==> v34: inputs <==
Design Circle_Area_Calculator, start of the top module:
module Circle_Area_Calculator(clk, rst, radius, area);
  input wire clk, rst;
  input wire [31:0] radius;
  output reg [31:0] area;
  wire [31:0] Square_radius, Result;
  parameter Pi = 32'b01000000010010010000111111010000;
  FloatMultiplier_rounding FM0(.Multiplicand(radius), .Multiplier(radius), .Result(Square_radius));
  FloatMultiplier_rounding FM1(.Multiplicand(Square_radius), .Multiplier(Pi), .Result(Result));
  always @(posedge clk) begin
	if(rst) begin
		area[31:0] <= 1'b0;
	end else begin
		area[31:0] <= Result[31:0];
	end
  end
endmodule
clock: 28.1 ns
lec_check: 0
abc_area: 1
cap_margin: 35
cell_pad_in_sites_global_placement: 0
core_aspect_ratio: 0.95
core_margin: 5
core_utilization: 17
cts_cluster_diameter: 337
max_routing_layer: met4
place_density_lb_addon: 0.29
setup_slack_margin: 5.0
slew_margin: 0
tns_end_percent: 40
run.sh (not shown) runs the stock make flow with config.mk's settings and CLKGATE_MAP_FILE=.
==> v29 (differences from v34) <==
Settings changed: CAP_MARGIN 35 to 10, CELL_PAD_IN_SITES_GLOBAL_PLACEMENT 0 to default, CORE_ASPECT_RATIO 0.95 to default, CORE_MARGIN 5 to 2, CORE_UTILIZATION 17 to 72, CTS_CLUSTER_DIAMETER 337 to 341, CTS_CLUSTER_SIZE from default to 37, PLACE_DENSITY_LB_ADDON 0.29 to default, SLEW_MARGIN 0 to 20, TNS_END_PERCENT 40 to default.
==> flow/constraint.sdc (replaced) <==
create_clock -name core_clock -period 27.6 [get_ports {clk}]
set_input_delay 5.5200 -clock core_clock [delete_from_list [all_inputs] [get_ports {clk}]]
set_output_delay 5.5200 -clock core_clock [all_outputs]
set_load 0.01 [all_outputs]
==> qor summary <==
Status: v34 timing/DRC/antenna clean; v29 stopped before the end
Last stage reached: v34 -; v29 5_1_grt
Pre-CTS setup slack: v34 422 ps; v29 -141 ps
Largest buffer count on any clock path: v34 2; v29 2
Async S/R FF share, synth: v34 0%; v29 0%
Final weighted congestion in routability-driven placement: v34 0.839; v29 0.931
Cell Count Post-Placement: v34 7782; v29 5646
Number of hold buffers added after cts: v34 0; v29 0
Number of cells upsized or downsized after cts: v34 257; v29 307
Area leader, netlist: v34 ha_1; v29 ha_1
Adder-Cell Fraction of Synth Area: v34 30.7%; v29 30.7%
Number of buffers inserted by port buffering: v34 62; v29 62
Sum of net half-perimeters after detailed placement: v34 83400 um; v29 69200 um
Die Height: v34 436 um; v29 216 um
FP Core Util: v34 17.1%; v29 73.2%
Core Footprint: v34 0.190 mm2; v29 0.0443 mm2
Post-CTS repair timing setup buffer count: v34 103; v29 204
Maximum level of the CTS H-tree: v34 2; v29 2
Die span in x: v34 458 um; v29 216 um
Chip footprint: v34 0.200 mm2; v29 0.0468 mm2
Share of the synthesized area in the top cell type: v34 24.3%; v29 24.3%
Synthesis Warnings: v34 2; v29 2
Placed inst area: v34 0.0382 mm2; v29 0.0343 mm2
Cell Rows: v34 156; v29 77


==> 09-17: inputs <==
Starting RTL as in the previous note.
clock: 30.0 ns
lec_check: 0
abc_area: 1
cap_margin: 20
core_margin: 2
core_utilization: 49
cts_cluster_diameter: 59
cts_cluster_size: 15
slew_margin: 20
==> 06-11 (differences from 09-17) <==
- CELL_PAD_IN_SITES_DETAIL_PLACEMENT: not set -> 2
- CORE_ASPECT_RATIO: not set -> 0.99
- CORE_MARGIN: 2 -> 3
- CORE_UTILIZATION: 49 -> 40
- CTS_CLUSTER_DIAMETER: 59 -> 357
- CTS_CLUSTER_SIZE: 15 -> 20
- GPL_ROUTABILITY_DRIVEN: not set -> 0
- PLACE_DENSITY_LB_ADDON: not set -> 0.24
- SETUP_SLACK_MARGIN: not set -> 4.29
- TNS_END_PERCENT: not set -> 85
==> results.cfg <==
; flow metrics
[run_status]
status = timing/DRC/antenna clean

[worst_setup_path]
crit_cells = 137
cpPeakStageDelay_ps = 480
timing_worst_setup_path_type = primary input to register

[global_routing]
met2_usage_pct = 41.2
overflow = 0

[final_layout]
fin_nets = 5873

[clock_network]
ctsResizeCount = 0
clk_pin_slew_ps = 50

[sta]
fin_crit_sh_pct = 93.1

[floorplanning]
die_w_um = 261

[hold_path]
hold_start = radius[29]
the above is filed under 09-17

==> results.cfg <==
; implementation run metrics
[run_status]
status = aborted with a tool error
failing_step = clock tree synthesis
error_line = [ERROR DPL-0033] detailed placement checks failed during check placement.

[synth]
syn_inst = 5045
top_cell = inv_1
ys_warn_count = 2
synth_top_area_share_pct = 24.3
xor_area_share_pct = 16.1
synthMuxAreaShare_pct = 0
yosys_area_um2 = 32400

[floorplanning]
die_w_um = 292
the above is filed under 06-11

